==> inputs of trial 48 <==
## error_correction
module error_correction # (
    parameter puf_sig_length     = 256,
    parameter ipid_N             = 16
)
(
    input                                clk,
    input                                rst_n,
    input        [1:0]                   pcm_instruction,
    input        [puf_sig_length-1:0]    pcm_puf_in,
    input                                pcm_puf_in_valid,
    input        [$clog2(ipid_N)-1:0]    pcm_ipid_number,
    output logic [puf_sig_length-1:0]    pcm_puf_out,
    output logic                         pcm_puf_out_valid,
    output logic                         pcm_S_c  
);
Settings: LEC_CHECK=0, CAP_MARGIN=20, CORE_ASPECT_RATIO=0.53, CORE_MARGIN=2, CORE_UTILIZATION=40, CTS_CLUSTER_DIAMETER=199, GPL_TIMING_DRIVEN=1, HOLD_SLACK_MARGIN=-0.07, MAX_ROUTING_LAYER=met4, MIN_ROUTING_LAYER=met2, PLACE_DENSITY_LB_ADDON=0.06, SLEW_MARGIN=20; clock period 5.0 ns.
run.sh (not shown) runs the stock make flow with config.mk's settings and CLKGATE_MAP_FILE=.
==> inputs of trial 70, as changes to trial 48 <==
CORE_ASPECT_RATIO = unset   (was 0.53)
CORE_UTILIZATION = 70   (was 40)
CTS_CLUSTER_DIAMETER = unset   (was 199)
CTS_CLUSTER_SIZE = 59   (was unset)
GPL_TIMING_DRIVEN = unset   (was 1)
HOLD_SLACK_MARGIN = unset   (was -0.07)
MAX_ROUTING_LAYER = unset   (was met4)
MIN_ROUTING_LAYER = unset   (was met2)
PLACE_DENSITY = 0.6   (was unset)
PLACE_DENSITY_LB_ADDON = unset   (was 0.06)
==> flow/constraint.sdc (replaced) <==
create_clock -name core_clock -period 3.11 [get_ports {clk}]
set_input_delay 0.6220 -clock core_clock [delete_from_list [all_inputs] [get_ports {clk}]]
set_output_delay 0.6220 -clock core_clock [all_outputs]
set_load 0.01 [all_outputs]
==> comparison <==
- Trial 70 finished with negative setup slack left. Trial 48 completed without violations.
- Area after synthesis is the same in trial 70 and trial 48.
- In trial 70 the via count is lower than in trial 48, by about 6%.
- Of trial 70 and trial 48, trial 70 has the higher sequential power (gap about 60%, measured against trial 48).
- Sequential cell count is the same in trial 48 and trial 70.
- Synthesized cell count is the same in trial 70 and trial 48.
- Against trial 48, the register-to-register slack of trial 70 is worse by 1.8 ns.
==> figures <==
metric                                                                                    trial 70            trial 48
Post-Route Hold Slack                                                                     0.401 ns            0.205 ns
Met2 wire len                                                                            131000 um           109000 um
Relative contribution of sequential cells to total power                                     40.9%               43.1%
Most used routing layer in global routing                                                     met2                met3
Vias after detailed routing                                                                  55.0k               58.3k
Detailed Route WL                                                                        271000 um           233000 um
Crit path from                                                                     pcm_puf_in[111]  pcm_ipid_number[0]
Total Die Area                                                                        118000 sq um        205000 sq um
Total inserted antenna cells                                                                    12                  20
Multi-input logic area                                                                 27200 sq um         26800 sq um
Outcome                                                                   finished with violations      finished clean
Layout check failures                                                         negative setup slack                   -
Met2 Track Usage GR                                                                          71.2%               35.5%
Tap cell instance count                                                                       1512                2662
Number of violations reported at the end of detailed-routing iteration 0                      8623                7180

---

==> 03-23 <==
error_correction again, from the RTL that the note above started with.
make LEC_CHECK=0 CAP_MARGIN=20 CORE_MARGIN=2 CORE_UTILIZATION=58 PLACE_DENSITY=0.6 SLEW_MARGIN=20 finish   # period 3.67 ns
==> 01-18 (differences from 03-23) <==
--- a/flow/config.mk
+++ b/flow/config.mk
@@ -7,6 +7,8 @@
 export LEC_CHECK = 0
 export CAP_MARGIN = 20
 export CORE_MARGIN = 2
-export CORE_UTILIZATION = 58
-export PLACE_DENSITY = 0.6
+export CORE_UTILIZATION = 70
+export CTS_CLUSTER_SIZE = 37
+export HOLD_SLACK_MARGIN = 0.29
+export SETUP_SLACK_MARGIN = 0.63
 export SLEW_MARGIN = 20
==> flow/constraint.sdc (replaced) <==
create_clock -name core_clock -period 2.21 [get_ports {clk}]
set_input_delay 0.4420 -clock core_clock [delete_from_list [all_inputs] [get_ports {clk}]]
set_output_delay 0.4420 -clock core_clock [all_outputs]
set_load 0.01 [all_outputs]
==> out/metrics.csv <==
stage,metric,value,unit
hold_path,whs_path_depth,1,
floorplan,dieHeight,377,um
detailed_routing,drt_iter0_drc,4385,
detailed_routing,wl_met3,14200,um
layout,nNonClkInverters,10,
outcome,status,no timing/DRC/antenna violations,
layout,bufAreaShareNonClock,0.110,
[end of results for 03-23]
==> out/metrics.csv <==
stage,metric,value,unit
placed_design,placed_area,97300,sq um
floorplan,dieHeight,343,um
outcome,tool.error,[ERROR DPL-0033] detailed placement checks failed during check placement.,
outcome,status,stopped before the end,
synth,synthTopLogicFamily,multiplexers,
outcome,haltStage,clock tree synthesis,
synth,synth_cells,4461,
synth,synthesis.nets,4729,
placed_design,portBuffers,522,
synth,synth-main-ff-cell,edfxtp_1,
[end of results for 01-18]
Power is estimated from default activity; no workload was simulated.
